Design FIR_low_pass_filter, start of the top module:
module FIR_low_pass_filter(
	input clk,
	input rst,
	input [7:0]FIR_IN,
	output reg [16:0]FIR_OUT
);
Settings: LEC_CHECK=0, ABC_AREA=1, CAP_MARGIN=5, CORE_ASPECT_RATIO=0.95, CORE_MARGIN=2, CORE_UTILIZATION=72, CTS_CLUSTER_DIAMETER=191, CTS_CLUSTER_SIZE=71, HOLD_SLACK_MARGIN=0.29, PLACE_DENSITY_LB_ADDON=0.08, SETUP_SLACK_MARGIN=0.37, SLEW_MARGIN=20; clock period 3.33 ns.
run.sh (not shown) runs the stock make flow with config.mk's settings and CLKGATE_MAP_FILE=.
The first run finished but failed the layout checks on negative setup slack.
Then changed:
- CAP_MARGIN: 5 -> 20
- CORE_ASPECT_RATIO: 0.95 -> default
- CTS_CLUSTER_DIAMETER: 191 -> default
- CTS_CLUSTER_SIZE: 71 -> default
- HOLD_SLACK_MARGIN: 0.29 -> default
- PLACE_DENSITY: default -> 0.35
- PLACE_DENSITY_LB_ADDON: 0.08 -> default
- SETUP_SLACK_MARGIN: 0.37 -> 0.97
- clock period: 3.33 -> 3.84 ns (I/O delays scaled with it)
The new run completed and failed the layout checks on negative setup slack.
Worst setup slack improves by 570 ps.
Via count went up by about 12%.
Fmax went up by about 1.5%.
Final area went up by about 3%.
Routed wire length went up by 26%.
Synthesized cell count is unchanged.

---

run a:
FIR_low_pass_filter again, from the RTL that the note above started with.
export LEC_CHECK = 0
export ABC_AREA = 1
export CAP_MARGIN = 15
export CELL_PAD_IN_SITES_DETAIL_PLACEMENT = 0
export CORE_ASPECT_RATIO = 1.05
export CORE_MARGIN = 2
export CORE_UTILIZATION = 72
export CTS_CLUSTER_DIAMETER = 293
export CTS_CLUSTER_SIZE = 81
export GPL_ROUTABILITY_DRIVEN = 0
export HOLD_SLACK_MARGIN = 0.09
export MAX_ROUTING_LAYER = met5
export MIN_ROUTING_LAYER = met1
export PLACE_DENSITY = 0.35
export SETUP_SLACK_MARGIN = 0.62
export SLEW_MARGIN = 20
export TNS_END_PERCENT = 85
create_clock -name core_clock -period 3.32 [get_ports {clk}]
Final checks on run a, whose flow otherwise completed, came back failing, citing negative setup slack.
diff inputs: run a => run b
# run a
export LEC_CHECK = 0
export ABC_AREA = 1
export CAP_MARGIN = 15
export CELL_PAD_IN_SITES_DETAIL_PLACEMENT = 0
export CORE_ASPECT_RATIO = 1.05
export CORE_MARGIN = 2
export CORE_UTILIZATION = 72
export CTS_CLUSTER_DIAMETER = 293
export CTS_CLUSTER_SIZE = 81
export GPL_ROUTABILITY_DRIVEN = 0
export HOLD_SLACK_MARGIN = 0.09
export MAX_ROUTING_LAYER = met5
export MIN_ROUTING_LAYER = met1
export PLACE_DENSITY = 0.35
export SETUP_SLACK_MARGIN = 0.62
export SLEW_MARGIN = 20
export TNS_END_PERCENT = 85
create_clock -name core_clock -period 3.32 [get_ports {clk}]
# run b
export LEC_CHECK = 0
export ABC_AREA = 1
export CAP_MARGIN = 20
export CORE_ASPECT_RATIO = 1.32
export CORE_MARGIN = 2
export CORE_UTILIZATION = 72
export SLEW_MARGIN = 20
export TNS_END_PERCENT = 50
create_clock -name core_clock -period 3.71 [get_ports {clk}]
## What came out
Although run b finished all stages, its layout failed final checks on negative setup slack.
Completing all stages was not enough for run a: its layout failed the final checks because of negative setup slack.
From run a to run b the numbers moved as follows: number of buffers added for setup after CTS shows a reduction of 46, combined area of the multi-input logic cells lower, met1 capacity usage during global routing decreased by 11 points relative to the old numbers, worst stage delay on the critical path -0.02 ns, transition time at the pin with the least slew margin rose by 0.089 ns.
What run b reported for length of routed wiring on met1 has to be multiplied by 1.4 to get the figure for run a.

---

The RTL this note starts from:
==> flow/design.v <==
module FIR_low_pass_filter(
	input clk,
	input rst,
	input [7:0]FIR_IN,
	output reg [16:0]FIR_OUT
);
reg[7:0] delay_pipeline1;
reg[7:0] delay_pipeline2;
reg[7:0] delay_pipeline3;
reg[7:0] delay_pipeline4;
reg[7:0] delay_pipeline5;
reg[7:0] delay_pipeline6;
reg[7:0] delay_pipeline7;
reg[7:0] delay_pipeline8;
reg[7:0] delay_pipeline9;
wire[7:0] coeff1 = 8'd7;	 
wire[7:0] coeff2 = 8'd5;
wire[7:0] coeff3 = 8'd51;
wire[7:0] coeff4 = 8'd135;
wire[7:0] coeff5 = 8'd179;
wire[7:0] coeff6 = 8'd135;
wire[7:0] coeff7 = 8'd51;
wire[7:0] coeff8 = 8'd5;
wire[7:0] coeff9 = 8'd7;
reg signed [16:0] multi_data1 ; 
reg signed [16:0] multi_data2 ;
reg signed [16:0] multi_data3 ;
reg signed [16:0] multi_data4 ;
reg signed [16:0] multi_data5 ;
reg signed [16:0] multi_data6 ;
reg signed [16:0] multi_data7 ;
reg signed [16:0] multi_data8 ;
reg signed [16:0] multi_data9 ;
always@(posedge clk or negedge rst)
if(!rst)
begin
	delay_pipeline1 <= 8'b0 ;
	delay_pipeline2 <= 8'b0 ;
	delay_pipeline3 <= 8'b0 ;
	delay_pipeline4 <= 8'b0 ;
	delay_pipeline5 <= 8'b0 ;
	delay_pipeline6 <= 8'b0 ;
	delay_pipeline7 <= 8'b0 ;
	delay_pipeline8 <= 8'b0 ;
	delay_pipeline9 <= 8'b0 ;
end
else
begin
	delay_pipeline1 <= FIR_IN;
	delay_pipeline2 <= delay_pipeline1 ;
	delay_pipeline3 <= delay_pipeline2 ;
	delay_pipeline4 <= delay_pipeline3 ;
	delay_pipeline5 <= delay_pipeline4 ;
	delay_pipeline6 <= delay_pipeline5 ;
	delay_pipeline7 <= delay_pipeline6 ;
	delay_pipeline8 <= delay_pipeline7 ;
	delay_pipeline9 <= delay_pipeline8 ;
end
always@(posedge clk or negedge rst)  
	if(!rst)
		multi_data1 <= 17'b0 ;
	else
		multi_data1 <= delay_pipeline1*coeff1 ;
always@(posedge clk or negedge rst)  
	if(!rst)
		multi_data2 <= 17'b0 ;
	else
		multi_data2 <= delay_pipeline2*coeff2 ;
always@(posedge clk or negedge rst)  
	if(!rst)
		multi_data3 <= 17'b0 ;
	else
		multi_data3 <= delay_pipeline3*coeff3 ;
always@(posedge clk or negedge rst)  
	if(!rst)
		multi_data4 <= 17'b0 ;
	else
		multi_data4 <= delay_pipeline4*coeff4 ;
always@(posedge clk or negedge rst)  
	if(!rst)
		multi_data5 <= 17'b0 ;
	else
		multi_data5 <= delay_pipeline5*coeff5 ;
always@(posedge clk or negedge rst)  
	if(!rst)
		multi_data6 <= 17'b0 ;
	else
		multi_data6 <= delay_pipeline6*coeff6 ;
always@(posedge clk or negedge rst)  
	if(!rst)
		multi_data7 <= 17'b0 ;
	else
		multi_data7 <= delay_pipeline7*coeff7 ;
always@(posedge clk or negedge rst)  
	if(!rst)
		multi_data8 <= 17'b0 ;
	else
		multi_data8 <= delay_pipeline8*coeff8 ;
always@(posedge clk or negedge rst)  
	if(!rst)
		multi_data9 <= 17'b0 ;
	else
		multi_data9 <= delay_pipeline9*coeff9 ;
always@(posedge clk or negedge rst)
	if(!rst)
		FIR_OUT <= 16'b0 ;
	else
		FIR_OUT <= multi_data1 + multi_data2 + multi_data3 + multi_data4 +multi_data5 + multi_data6 + multi_data7 + multi_data8 + multi_data9 ;
endmodule
Settings: LEC_CHECK=0, ABC_AREA=1, CAP_MARGIN=20, CORE_ASPECT_RATIO=0.87, CORE_MARGIN=2, CORE_UTILIZATION=72, CTS_CLUSTER_DIAMETER=191, CTS_CLUSTER_SIZE=71, PLACE_DENSITY_LB_ADDON=0.2, SETUP_SLACK_MARGIN=0.57, SLEW_MARGIN=20, TNS_END_PERCENT=5; clock period 3.42 ns.
The starting point produced a layout that fails on negative setup slack.
==> next run, changes <==
ABC_AREA = not set   (was 1)
CORE_ASPECT_RATIO = not set   (was 0.87)
CORE_UTILIZATION = 40   (was 72)
CTS_CLUSTER_DIAMETER = not set   (was 191)
CTS_CLUSTER_SIZE = not set   (was 71)
PLACE_DENSITY_LB_ADDON = not set   (was 0.2)
SETUP_SLACK_MARGIN = not set   (was 0.57)
TNS_END_PERCENT = not set   (was 5)
clock period = 7.0 ns   (was 3.42 ns; I/O delays follow)
Effect:
- This time the run finished with timing, DRC and antenna clean
- flip-flop count stays the same
- worst setup slack improves by 3.0 ns
- die size increases by well over a third
- wire length decreases by well over a third
==> next run, changes <==
CORE_ASPECT_RATIO = 1.81   (was not set)
CTS_CLUSTER_DIAMETER = 380   (was not set)
CTS_CLUSTER_SIZE = 96   (was not set)
=> Sequential cell count does not change. Setup slack degrades by 0.069 ns. Routed wire length increases by a few percent. Die size barely changes. Count of clock-buffer cells in the layout stays the same. Cell area increases slightly. Critical path depth decreases by 2. Via count increases slightly.
==> next run, changes <==
CORE_ASPECT_RATIO = 0.5   (was 1.81)
CORE_UTILIZATION = 59   (was 40)
CTS_CLUSTER_DIAMETER = 368   (was 380)
CTS_CLUSTER_SIZE = 98   (was 96)
PLACE_DENSITY = 0.79   (was not set)
TNS_END_PERCENT = 10   (was not set)
=>
- die area fell by 32%
- final area went down by about 1.4%
- area after synthesis stays the same
- core utilization rose by 21 points
- wire length is lower by about 6%
- synthesized cell count is unchanged
- worst setup slack gains 0.030 ns
- critical path depth came out higher by 2
==> next run, changes <==
CORE_ASPECT_RATIO = not set   (was 0.5)
CORE_UTILIZATION = 55   (was 59)
CTS_CLUSTER_DIAMETER = 331   (was 368)
CTS_CLUSTER_SIZE = 95   (was 98)
PLACE_DENSITY = 0.42   (was 0.79)
TNS_END_PERCENT = 15   (was 10)
After rerunning:
- utilization fell by 4.7 points
- clock skew is about the same
- final cell count hardly moves
- final area barely changes
- wire length rose by 0.78%
==> next run, changes <==
CORE_UTILIZATION = 40   (was 55)
CTS_CLUSTER_DIAMETER = 393   (was 331)
CTS_CLUSTER_SIZE = 98   (was 95)
PLACE_DENSITY = 0.87   (was 0.42)
TNS_END_PERCENT = not set   (was 15)
The changed run finished clean.
Worst setup slack is worse by 0.11 ns.
Register-to-register slack is worse by 0.11 ns.
Synthesized area stays the same.
Routed wire length grows by about 6%.
Via count grows by about 6.6%.
Hold slack is better by 0.014 ns.
Final cell count grows by 7.6%.
Flip-flop count stays the same.
